## build 92
==> flow/design.v <==
module    Prgm_Counter(clk, reset, PCsrc, address, PCreg);
input                 PCsrc, clk, reset;
input         [8 : 0] address;
output    reg [7 : 0] PCreg;
wire          [7 : 0] temp;
assign    temp = PCreg + 1;
always@(posedge clk, negedge reset)
begin
    if (reset == 0) begin
        PCreg = 0;
	end
    else begin
        if (PCsrc == 1)
            PCreg = temp + address;
        else
            PCreg = temp;
    end
end
endmodule
module ALU (ALUselect, ALUin1, ALUin2, ALUout);
    input		[3  : 0]	ALUselect;
    input		[15 : 0]	ALUin1, ALUin2;
    output	reg	[15 : 0]	ALUout;
    always@(*) 
    begin 
		if  (ALUselect == 0 || ALUselect == 5 || ALUselect == 7 || ALUselect == 8)
			ALUout = ALUin1 + ALUin2;
		else if (ALUselect == 1) 
			ALUout = ALUin1 << ALUin2;
		else if  (ALUselect == 2) 
			ALUout = ALUin1 >> ALUin2;
		else if (ALUselect == 3)
			ALUout = ALUin1 | ALUin2;
		else  if (ALUselect == 4)
			ALUout = ALUin1 & ALUin2;
		else if (ALUselect == 6)
			ALUout = ALUin2;
		else
			ALUout = 0;
    end
endmodule
module Control_Unit(clk, reset, inst_in, opCode, dst, src1, src2, shamt, iconst, jconst, regWrite, memWrite, PCsrc, memtoReg, ALUsrc);
input					clk, reset;
input		[15 : 0]	inst_in;
output		[3  : 0]	opCode;
output		[5  : 0]	iconst; 
output		[8  : 0]	jconst;
output		[2  : 0]	dst, src1, src2, shamt;
output	reg				regWrite, memWrite, PCsrc, memtoReg;  
output	reg	[1  : 0]	ALUsrc;  
assign	opCode	=	inst_in	[3  :  0];
assign	dst		=	inst_in	[6  :  4];
assign	src1	=	inst_in	[9  :  7];
assign	src2	=	inst_in	[12 : 10];
assign	shamt	=	inst_in	[15 : 13];
assign	iconst	=	inst_in	[15 : 10];
assign	jconst	=	inst_in	[12 :  4];
always@(*) begin
    if (reset == 0) begin
        regWrite	= 0;
        memWrite	= 0;
        PCsrc		= 0;
        memtoReg	= 0;
		ALUsrc		= 0;
    end  
    else begin  
        if (opCode < 4'b 1000)
            regWrite = 1'b 1;
        else
            regWrite = 1'b 0;
        if (opCode == 4'b 1000)
            memWrite = 1'b 1;
        else
            memWrite = 1'b 0;
        if (opCode == 4'b 1001)
            PCsrc = 1'b 1;
        else
            PCsrc = 1'b 0;
        if (opCode == 4'b 0111)
            memtoReg = 1'b 1;
        else
            memtoReg = 1'b 0;   
		if (opCode == 4'b 0101 || opCode == 4'b 0110 || opCode == 4'b 0111 || opCode == 4'b 1000)
			ALUsrc = 2'b 01;
		else if (opCode == 4'b 0001 || opCode == 4'b 0010)
			ALUsrc = 2'b 10;
		else
			ALUsrc = 2'b 00;
    end  
end
endmodule
module DataPath (clk, reset, ALUselect, dst, src1, src2, shamt, iconst, regWrite, memtoReg, memWrite, ALUsrc, reg0, reg1, reg2, reg3, reg4, reg5, reg6, reg7, dataMemValue0, dataMemValue1, dataMemValue2, dataMemValue3, dataMemValue4, dataMemValue5, dataMemValue6, dataMemValue7, ALUout, ALUin1, ALUin2, regDataIn);
output		[15 : 0]	reg0, reg1, reg2, reg3, reg4, reg5, reg6, reg7, dataMemValue0, dataMemValue1, dataMemValue2, dataMemValue3, dataMemValue4, dataMemValue5, dataMemValue6, dataMemValue7, ALUout, ALUin1;
output reg	[15 : 0]	ALUin2;
output reg	[15 : 0]	regDataIn;
input					clk, reset, regWrite, memtoReg, memWrite;
input		[1  : 0]	ALUsrc;
input		[2  : 0]	dst, src1, src2, shamt;
input  		[3  : 0]	ALUselect;
input		[5  : 0]	iconst;
reg			[127 : 0]	regFile;
reg			[511 : 0]	dataMem;
localparam	[511 : 0]	DMEM_RESET = {
	{19{16'd0}},
	16'b 0100, 16'b 0011, 16'b 0010, 16'b 0001, 16'b 0101,	 
	16'b 0101, 16'b 1100, 16'b 1000, 16'b 0011,				 
	16'b 0110, 16'b 0001, 16'b 0010, 16'b 0100				 
};
wire		[15 : 0]	nextData;
wire		[15 : 0]	memReadData;
wire		[15 : 0]	dstData;
wire					memInRange;
assign ALUin1	=	regFile[16*src1 +: 16];
assign dstData	=	regFile[16*dst +: 16];
ALU		DP1	(ALUselect, ALUin1, ALUin2, ALUout);
assign	  reg0 = regFile[  0 +: 16];
assign	  reg1 = regFile[ 16 +: 16];
assign    reg2 = regFile[ 32 +: 16];
assign    reg3 = regFile[ 48 +: 16];
assign    reg4 = regFile[ 64 +: 16];
assign    reg5 = regFile[ 80 +: 16];
assign    reg6 = regFile[ 96 +: 16];
assign    reg7 = regFile[112 +: 16];
assign	  dataMemValue0  = dataMem[  0 +: 16];
assign	  dataMemValue1  = dataMem[ 16 +: 16];
assign    dataMemValue2  = dataMem[ 32 +: 16];
assign    dataMemValue3  = dataMem[ 48 +: 16];
assign    dataMemValue4  = dataMem[ 64 +: 16];
assign    dataMemValue5  = dataMem[ 80 +: 16];
assign    dataMemValue6  = dataMem[ 96 +: 16];
assign    dataMemValue7  = dataMem[112 +: 16];
assign memInRange	=	(ALUout[15 : 5] == 11'd0);
assign memReadData	=	memInRange ? dataMem[16*ALUout[4 : 0] +: 16] : 16'd0;
assign nextData		=	(memtoReg == 1) ? memReadData : ALUout;
always@(posedge clk, negedge reset)
begin
	if (reset == 0) begin
		regFile	<=	128'd0;
		dataMem	<=	DMEM_RESET;
	end  
	else begin
		if (regWrite == 1)
			regFile[16*dst +: 16]			<=	nextData;
		if (memWrite == 1 && memInRange)
			dataMem[16*ALUout[4 : 0] +: 16]	<=	dstData;
	end  
end  
always@(posedge clk)
begin
	if (reset == 1)
		regDataIn	<=	nextData;
end
always@(*)
begin
	if (ALUsrc == 0)
		ALUin2	=	regFile[16*src2 +: 16];
	else if (ALUsrc == 1)
		ALUin2 = {10'd0, iconst};
	else if (ALUsrc == 2)
		ALUin2 = {13'd0, shamt};
	else
		ALUin2 = 16'd0;
end
endmodule
module	CPU(clk, reset, instr, pc, reg0, reg1, reg2, reg3, reg4, reg5, reg6, reg7, dataMemValue0, dataMemValue1, dataMemValue2, dataMemValue3, dataMemValue4, dataMemValue5, dataMemValue6, dataMemValue7, ALUout, ALUin1, ALUin2, regDataIn);
output	[15 : 0]	reg0, reg1, reg2, reg3, reg4, reg5, reg6, reg7, dataMemValue0, dataMemValue1, dataMemValue2, dataMemValue3, dataMemValue4, dataMemValue5, dataMemValue6, dataMemValue7, ALUout, ALUin1, ALUin2, regDataIn;
input				clk, reset;
input	[15 : 0]	instr;
output	[7  : 0]	pc;
wire	[7  : 0]	prgm_cntr;
wire 				PCsrc, regWrite, memWrite, memtoReg;
wire	[1  : 0]	ALUsrc;
wire 	[3  : 0]	opCode;
wire	[2	: 0]	dst, src1, src2, shamt;
wire	[5  : 0]	iconst;
wire	[8  : 0]	jconst;
assign pc		=	prgm_cntr;
Prgm_Counter	C1	(clk, reset, PCsrc, jconst, prgm_cntr);
Control_Unit	C2	(clk, reset, instr, opCode, dst, src1, src2, shamt, iconst, jconst, regWrite, memWrite, PCsrc, memtoReg, ALUsrc);
DataPath		C3	(clk, reset, opCode, dst, src1, src2, shamt, iconst, regWrite, memtoReg, memWrite, ALUsrc, reg0, reg1, reg2, reg3, reg4, reg5, reg6, reg7, dataMemValue0, dataMemValue1, dataMemValue2, dataMemValue3, dataMemValue4, dataMemValue5, dataMemValue6, dataMemValue7, ALUout, ALUin1, ALUin2, regDataIn);
endmodule
==> flow/config.mk <==
export PLATFORM = sky130hd
export DESIGN_NAME = CPU
export DESIGN_NICKNAME = CPU
export VERILOG_FILES = /design/flow/design.v
export SDC_FILE = /design/flow/constraint.sdc
export NUM_CORES = 4
export LEC_CHECK = 0
export CAP_MARGIN = 20
export CORE_MARGIN = 2
export CORE_UTILIZATION = 58
export CTS_CLUSTER_SIZE = 42
export HOLD_SLACK_MARGIN = 0.28
export SETUP_SLACK_MARGIN = 1.11
export SLEW_MARGIN = 20
==> flow/constraint.sdc <==
create_clock -name core_clock -period 3.78 [get_ports {clk}]
set_input_delay 0.7560 -clock core_clock [delete_from_list [all_inputs] [get_ports {clk}]]
set_output_delay 0.7560 -clock core_clock [all_outputs]
set_load 0.01 [all_outputs]
run.sh (not shown) runs the stock make flow with config.mk's settings and CLKGATE_MAP_FILE=.
Seen in the log of build 92: ODB-0269 during global routing (5_1_grt), after which the run never completed.
Setup changes, build 92 to build 19
Settings: putting ABC_AREA at 1 where nothing was set; putting PLACE_DENSITY_LB_ADDON at 0.21 where nothing was set; swapping 58 for 72 in CORE_UTILIZATION; swapping 42 for 36 in CTS_CLUSTER_SIZE; swapping 0.28 for 0.29 in HOLD_SLACK_MARGIN; swapping 1.11 for -0.48 in SETUP_SLACK_MARGIN; swapping 3.78 for 6.21 in the clock period (ns, I/O delays scaled along).
--- outcome ---
Build 19: ODB-0269 in global routing (5_1_grt) -> run aborted
Pre-CTS setup slack ended up 2.65 ns higher on build 19 than on build 92.
Taking build 92 as the reference, in build 19 gate count after technology mapping went up; share of the yosys chip area belonging to registers went down.
--- input diff build 19..build 18 ---
Settings: removing CTS_CLUSTER_SIZE (formerly 36); changing CORE_UTILIZATION from 72 to 58; changing SETUP_SLACK_MARGIN from -0.48 to -0.28; removing PLACE_DENSITY_LB_ADDON (formerly 0.21); changing HOLD_SLACK_MARGIN from 0.29 to 0.3; changing the clock period (ns, I/O delays scaled along) from 6.21 to 3.78.
- Simple-gate share of the synthesized area: build 18 vs build 19 identical
- [compare] base=build 19 new=build 18: hold-fix buffer count after cts shows no meaningful change, TritonCTS buffer count saw an increase.
- From build 19 to build 18 the numbers moved as follows: number of cells in the design after placement now larger, die area now larger.
- Finished, but not clean: build 18, with negative setup slack.
> inputs changed (build 18 -> build 3)
Settings: ABC_AREA: 1 -> unset; TNS_END_PERCENT: unset -> 5; SETUP_SLACK_MARGIN: -0.28 -> 0.97; CTS_CLUSTER_SIZE: unset -> 42; HOLD_SLACK_MARGIN: 0.3 -> unset.
[summary]
Lower pre-CTS setup slack was reported by build 3, not build 18.
On number of buffers created by CTS: build 3 sits below build 18.
Lower average cell area after synthesis was reported by build 18, not build 3.
Build 3 ends up with a synthesized instance count that is 2250 lower than in build 18.
Area after synthesis, build 3 vs build 18: down by a few percent
The area of the core in build 3 sits 6.3% below the value recorded for build 18.
Taking build 18 as the reference point, the mux contribution to synthesized area of build 3 rises by 23 points.
As the logs show, build 3 stopped at global routing (5_1_grt) after a tool error, so it never reached the end of the flow.
Between build 18 and build 3, placed instance count decreased.
| buffers inserted during post-CTS setup optimization | build 3 vs build 18 | 6.1% lower |
As far as number of buffers inserted for hold repair after clock tree synthesis goes, build 3 and build 18 are indistinguishable; the numbers are identical.
Inputs modified between build 3 and build 53:
Settings: CTS_CLUSTER_SIZE: 42 -> unset; SETUP_SLACK_MARGIN: 0.97 -> 0.2; CORE_UTILIZATION: 58 -> 26; TNS_END_PERCENT: 5 -> unset; the clock period (ns, I/O delays scaled along): 3.78 -> 6.8.
Results
- Build 53: all stages complete, timing, DRC and antenna checks passed
- Summary of build 53 over build 3: share of the synthesized netlist area taken by xor and xnor gates ~0 delta; die size +120%; core footprint +82000 um^2.
- As far as gate count after technology mapping goes, build 53 and build 3 are indistinguishable; the numbers are identical.
- Maximum level of the CTS H-tree came out exactly the same in build 3 and build 53.
- Build 53 vs build 3: placer's final routability congestion estimate down in build 53
- Going from build 3 to build 53, placed instance count grew by more than 10%.
- As far as post-synthesis instance area is concerned, build 3 and build 53 perform about the same.
- Post-synthesis compound-gate area fraction: build 53 vs build 3 — no meaningful difference
- The run showing the smaller number of gates given a new drive strength after cts is build 53.
- In the metrics for build 3 and build 53, the one carrying the higher worst slack at placement is build 53.
## Diff of input files: build 16 against build 53
Settings: CORE_UTILIZATION changed from 26 to 40.
==> comparison <==
The final layout from build 53, which completed every stage, passed the timing, design-rule and antenna checks at the end of the flow.
No stage failed in build 16, and the final checks on the layout all came back clean.
Build 53 -> build 16: number of fill cells decreased by more than a quarter
The timing startpoint of the critical path comes out instr[7] in one run and instr[8] in the other, namely in build 16 and build 53 respectively.
Sort build 16 and build 53 by delay contributed by the slowest stage of the critical path, ascending, and build 53 comes first.
Reported for build 16 and build 53, flip-flop count turned out identical to the last digit.
The setup slack on the worst flop-to-flop path on build 16 is in line with that on build 53.
Build 16 vs build 53 — setup slack dropped 0.21 ns.
Changes observed in build 16 relative to build 53: overall power shows a reduction of 1.7%, count of clock-buffer cells in the layout went up 11.
Going from build 53 to build 16, via count went down; fraction of power spent switching nets -0.62 points.
Looking at net total in the final layout, build 16 sits about 0.9% below build 53.

========
// CPU: RTL as listed in full above, without the edits since
Settings: LEC_CHECK=0, CAP_MARGIN=20, CORE_MARGIN=2, CORE_UTILIZATION=40, SETUP_SLACK_MARGIN=0.2, SLEW_MARGIN=20; clock period 7.0 ns.
Rerun with:
- CORE_UTILIZATION: 40 -> 58
- SETUP_SLACK_MARGIN: 0.2 -> -0.37
- clock period: 7.0 -> 3.78 ns (I/O delays scaled with it)
The changed run completed, yet does not pass: setup timing; design area came out higher by 6.2%; synthesized cell count is unchanged; clock power rose by 96%; hold slack is worse by 0.35 ns; power went up by 99%; sequential power came out higher by 80%; routed wire length climbs by 20%; area after synthesis stays the same; setup slack degrades by 2.0 ns; flip-flop count does not change; non-clock buffer count is higher by 292.
Rerun with:
- ABC_AREA: default -> 1
- CAP_MARGIN: 20 -> 35
- CORE_ASPECT_RATIO: default -> 1.8
- CORE_UTILIZATION: 58 -> 44
- HOLD_SLACK_MARGIN: default -> 0.17
- MAX_ROUTING_LAYER: default -> met4
- SETUP_SLACK_MARGIN: -0.37 -> 0.2
- TNS_END_PERCENT: default -> 60
- clock period: 3.78 -> 7.0 ns (I/O delays scaled with it)
With this change the flow completed without violations; cell count goes up by about 37%; die size goes up by about 40%; total power goes down by about 44%; worst setup slack gets better by 2.1 ns; critical path depth goes down by 4; routed wire length goes up by about 0.9%.
Rerun with:
- CAP_MARGIN: 35 -> 20
- CORE_ASPECT_RATIO: 1.8 -> default
- CORE_UTILIZATION: 44 -> 72
- CTS_CLUSTER_SIZE: default -> 100
- HOLD_SLACK_MARGIN: 0.17 -> default
- MAX_ROUTING_LAYER: met4 -> default
- TNS_END_PERCENT: 60 -> 10
- clock period: 7.0 -> 2.85 ns (I/O delays scaled with it)
This time the run never finished: it broke off in clock tree synthesis (4_1_cts).
Synthesized cell count stays the same.
Synthesized area is unchanged.
Die size goes down by 39%.
Rerun with:
- CAP_MARGIN: 20 -> 25
- CELL_PAD_IN_SITES_DETAIL_PLACEMENT: default -> 1
- CORE_ASPECT_RATIO: default -> 0.82
- CORE_UTILIZATION: 72 -> 44
- CTS_CLUSTER_SIZE: 100 -> 42
- GPL_ROUTABILITY_DRIVEN: default -> 0
- MAX_ROUTING_LAYER: default -> met4
- MIN_ROUTING_LAYER: default -> met2
- PLACE_DENSITY: default -> 0.76
- TNS_END_PERCENT: 10 -> 90
- clock period: 2.85 -> 9.2 ns (I/O delays scaled with it)
Now the flow died in global routing (5_1_grt) (GRT-0116).
Area after synthesis does not change.
Synthesized cell count stays the same.
Die size climbs by about 60%.

========
RTL: the design.v shown in full above, as it stands there.
clock: 3.9 ns
lec_check: 0
cap_margin: 15
core_aspect_ratio: 0.9
core_margin: 2
core_utilization: 58
cts_cluster_diameter: 327
gpl_routability_driven: 1
hold_slack_margin: -0.03
max_routing_layer: met4
place_density: 0.53
setup_slack_margin: -0.25
slew_margin: 40
tns_end_percent: 15
The first run ended with an error in global routing.
Edit:
CAP_MARGIN = 35   (was 15)
CORE_ASPECT_RATIO = 0.61   (was 0.9)
CORE_UTILIZATION = 63   (was 58)
GPL_ROUTABILITY_DRIVEN = 0   (was 1)
GPL_TIMING_DRIVEN = 0   (was not set)
TNS_END_PERCENT = 90   (was 15)
clock period = 10.2 ns   (was 3.9 ns; I/O delays follow)
=> The changed run finished with negative setup slack left; synthesized cell count does not change; die area came out lower by about 8%; synthesized area does not change.
Edit:
CAP_MARGIN = 20   (was 35)
CORE_ASPECT_RATIO = not set   (was 0.61)
CORE_UTILIZATION = 66   (was 63)
CTS_CLUSTER_DIAMETER = not set   (was 327)
CTS_CLUSTER_SIZE = 49   (was not set)
GPL_ROUTABILITY_DRIVEN = not set   (was 0)
GPL_TIMING_DRIVEN = not set   (was 0)
HOLD_SLACK_MARGIN = not set   (was -0.03)
MAX_ROUTING_LAYER = not set   (was met4)
PLACE_DENSITY = not set   (was 0.53)
SETUP_SLACK_MARGIN = -0.37   (was -0.25)
SLEW_MARGIN = 20   (was 40)
TNS_END_PERCENT = not set   (was 90)
clock period = 5.42 ns   (was 10.2 ns; I/O delays follow)
Outcome: The new run stopped in global routing with GRT-0232. Synthesized cell count is unchanged. Synthesized area does not change. Die area shrinks by 4.6%.
Edit:
CORE_UTILIZATION = 53   (was 66)
CTS_CLUSTER_SIZE = 42   (was 49)
SETUP_SLACK_MARGIN = 0.2   (was -0.37)
clock period = 3.78 ns   (was 5.42 ns; I/O delays follow)
What happened:
- With this change the flow finished but fails on negative setup slack
- area after synthesis stays the same
- die size grows by a quarter to a third
- synthesized cell count stays the same
No activity file was given, so power comes from the tool's default toggle rates.
